==> run D <==
Design cpu, start of the top module:
module cpu (
    input  clk,
    input  rst_n,
    input  [31:0] instr,
    input  [31:0] ram_data2,
    input  [10:0] start_pc,
    input  [3:0]  reg_addr,   
    output logic         waiting,
    output logic         ram_w_en1,
    output logic         ram_w_en2,
    output logic [10:0]  ram_addr2,
    output logic [31:0]  ram_in2,
    output logic [31:0]  status_out,
    output logic [31:0]  datapath_out,
    output logic [10:0]  pc_out,
    output logic [31:0]  reg_output
);
Settings: LEC_CHECK=0, CAP_MARGIN=20, CELL_PAD_IN_SITES_DETAIL_PLACEMENT=1, CORE_ASPECT_RATIO=0.52, CORE_MARGIN=3, CORE_UTILIZATION=67, CTS_CLUSTER_DIAMETER=328, CTS_CLUSTER_SIZE=17, GPL_ROUTABILITY_DRIVEN=1, GPL_TIMING_DRIVEN=0, MAX_ROUTING_LAYER=met4, MIN_ROUTING_LAYER=met2, PLACE_DENSITY_LB_ADDON=0.26, SETUP_SLACK_MARGIN=1.77, SLEW_MARGIN=10, TNS_END_PERCENT=90; clock period 7.01 ns.
run.sh (not shown) runs the stock make flow with config.mk's settings and CLKGATE_MAP_FILE=.
==> run G (differences from run D) <==
==> flow/config.mk (replaced) <==
export PLATFORM = sky130hd
export DESIGN_NAME = cpu
export DESIGN_NICKNAME = cpu
export VERILOG_FILES = /design/flow/design.v
export SDC_FILE = /design/flow/constraint.sdc
export NUM_CORES = 4
export LEC_CHECK = 0
export CAP_MARGIN = 20
export CORE_MARGIN = 2
export CORE_UTILIZATION = 60
export CTS_CLUSTER_DIAMETER = 27
export MAX_ROUTING_LAYER = met4
export SETUP_SLACK_MARGIN = 1.63
export SLEW_MARGIN = 20
==> flow/constraint.sdc (replaced) <==
create_clock -name core_clock -period 6.75 [get_ports {clk}]
set_input_delay 1.3500 -clock core_clock [delete_from_list [all_inputs] [get_ports {clk}]]
set_output_delay 1.3500 -clock core_clock [all_outputs]
set_load 0.01 [all_outputs]
==> changes_impl.md <==
### Physical design

* Status: stopped before the end
* Last step reached: global routing
* Error: [ERROR GRT-0116] Global routing finished with congestion. Check the congestion regions in the DRC Viewer.
* Die width at 287.0 um
* Xor/xnor share at 0.6745%
* Core box area at 0.07913 mm^2
* Die ar. at 0.08235 mm^2
* Floorplan utilization at 60.72%
* Die Height at 287.0 um
* Routability cong. at 1.085
the above is filed under run G

==> changes_impl.md <==
### Physical design

* Status: stopped before the end
* Last step reached: detailed placement
* Error: [ERROR DPL-0033] detailed placement checks failed during check placement.
* Die ar. at 0.07513 mm^2
* Core box area at 0.07059 mm^2
* Floorplan utilization at 68.06%
* Die Height at 199.1 um
* Die width at 377.3 um
* Top cells by area: edfxtp_1 29%, mux4_2 20%, dfrtp_1 5.8%
* Top cell area share at 28.69%
* Xor/xnor share at 0.6745%
the above is filed under run D


* * *

==> inputs of exp/ember <==
Starting RTL as in the previous note.
export LEC_CHECK = 0
export CAP_MARGIN = 20
export CORE_ASPECT_RATIO = 0.52
export CORE_MARGIN = 2
export CORE_UTILIZATION = 67
export CTS_CLUSTER_SIZE = 17
export GPL_TIMING_DRIVEN = 0
export HOLD_SLACK_MARGIN = -0.07
export PLACE_DENSITY_LB_ADDON = 0.26
export SETUP_SLACK_MARGIN = 1.77
export SLEW_MARGIN = 20
create_clock -name core_clock -period 12.0 [get_ports {clk}]
==> inputs of exp/garnet, as changes to exp/ember <==
Settings changed: CORE_ASPECT_RATIO 0.52 to default, CORE_UTILIZATION 67 to 57, CTS_CLUSTER_SIZE 17 to default, GPL_TIMING_DRIVEN 0 to default, HOLD_SLACK_MARGIN -0.07 to default, PLACE_DENSITY_LB_ADDON 0.26 to default, SETUP_SLACK_MARGIN 1.77 to 1.63.
==> flow/constraint.sdc (replaced) <==
create_clock -name core_clock -period 6.75 [get_ports {clk}]
set_input_delay 1.3500 -clock core_clock [delete_from_list [all_inputs] [get_ports {clk}]]
set_output_delay 1.3500 -clock core_clock [all_outputs]
set_load 0.01 [all_outputs]
==> inputs of exp/sierra, as changes to exp/ember <==
Settings changed: CAP_MARGIN 20 to 15, CORE_ASPECT_RATIO 0.52 to default, CORE_UTILIZATION 67 to 58, CTS_CLUSTER_SIZE 17 to 38, GPL_ROUTABILITY_DRIVEN from default to 1, GPL_TIMING_DRIVEN 0 to default, HOLD_SLACK_MARGIN -0.07 to default, MAX_ROUTING_LAYER from default to met5, PLACE_DENSITY from default to 0.64, PLACE_DENSITY_LB_ADDON 0.26 to default, SETUP_SLACK_MARGIN 1.77 to 1.73, TNS_END_PERCENT from default to 10.
==> flow/constraint.sdc (replaced) <==
create_clock -name core_clock -period 6.59 [get_ports {clk}]
set_input_delay 1.3180 -clock core_clock [delete_from_list [all_inputs] [get_ports {clk}]]
set_output_delay 1.3180 -clock core_clock [all_outputs]
set_load 0.01 [all_outputs]
==> inputs of exp/willow, as changes to exp/ember <==
Settings changed: CAP_MARGIN 20 to 40, CORE_ASPECT_RATIO 0.52 to default, CORE_UTILIZATION 67 to 43, CTS_CLUSTER_SIZE 17 to default, GPL_TIMING_DRIVEN 0 to default, HOLD_SLACK_MARGIN -0.07 to default, PLACE_DENSITY_LB_ADDON 0.26 to default, SETUP_SLACK_MARGIN 1.77 to default.
==> flow/constraint.sdc (replaced) <==
create_clock -name core_clock -period 11.9 [get_ports {clk}]
set_input_delay 2.3800 -clock core_clock [delete_from_list [all_inputs] [get_ports {clk}]]
set_output_delay 2.3800 -clock core_clock [all_outputs]
set_load 0.01 [all_outputs]
==> flow_summary.ini <==
; generated from flow reports
[clocking]
cts_resized = 334
cts_made_buffers = 53
post_cts_buffers = 32

[floorplanning]
rows = 70
fp_util_pct = 68.1

[placement]
post_dp_cell_area_mm2 = 0.0525
gp_congestion = 1.22
port_buffers = 202

[grt]
gr-usage-met2_pct = 89.4

[run_status]
firstError = [ERROR GRT-0232] Routing congestion too high. Check the congestion heatmap in the GUI.
lastStage = 5_1_grt
outcome = stopped before the end
-- figures above: exp/ember

==> flow_summary.ini <==
; physical design summary
[layout]
final.fill_count = 5928

[floorplanning]
fp_util_pct = 57.5

[hold_path]
min_delay_path_depth = 2

[final_timing]
finalSetupViolCount = 45
max_slew_margin_pct = 16.8
fin_ws_ps = -1730

[clocking]
post_cts_buffers = 52
cts_made_buffers = 68
cts_resized = 487

[grt]
gr-usage-met2_pct = 68.9

[run_status]
outcome = finished with violations
violations = negative setup slack

[placement]
post_dp_cell_area_mm2 = 0.0574
gp_congestion = 1.13
-- figures above: exp/garnet

==> flow_summary.ini <==
; physical design summary
[grt]
gr-usage-met2_pct = 74.4

[clocking]
cts_resized = 401
cts_made_buffers = 68

[critical_path]
end_kind = output pin

[power]
power_frac_comb_pct = 58.4
power_density_mw_per_mm2 = 360

[layout]
area_growth_syn_to_layout_pct = 30.5

[detailed_routing]
via_per_inst = 7.42

[final_timing]
fin_ws_ps = -1910
finalSetupViolCount = 46

[placement]
port_buffers = 206
gp_congestion = 1.06
post_dp_cell_area_mm2 = 0.0577

[synthesis]
synth_area_leader_cell = edfxtp_1
ys_types = 117

[floorplanning]
rows = 105

[run_status]
violations = negative setup slack
outcome = finished with violations
-- figures above: exp/sierra

==> flow_summary.ini <==
; physical design summary
[placement]
gp_congestion = 1.02
post_dp_cell_area_mm2 = 0.0521
port_buffers = 206

[floorplanning]
fp_util_pct = 43.4
rows = 122

[clocking]
post_cts_buffers = 0
cts_resized = 0
cts_made_buffers = 72

[critical_path]
cp.depth = 26

[layout]
final_cells = 6104

[grt]
gr-usage-met2_pct = 52.5

[detailed_routing]
drtPass1Iterations = 9

[run_status]
outcome = finished clean
-- figures above: exp/willow

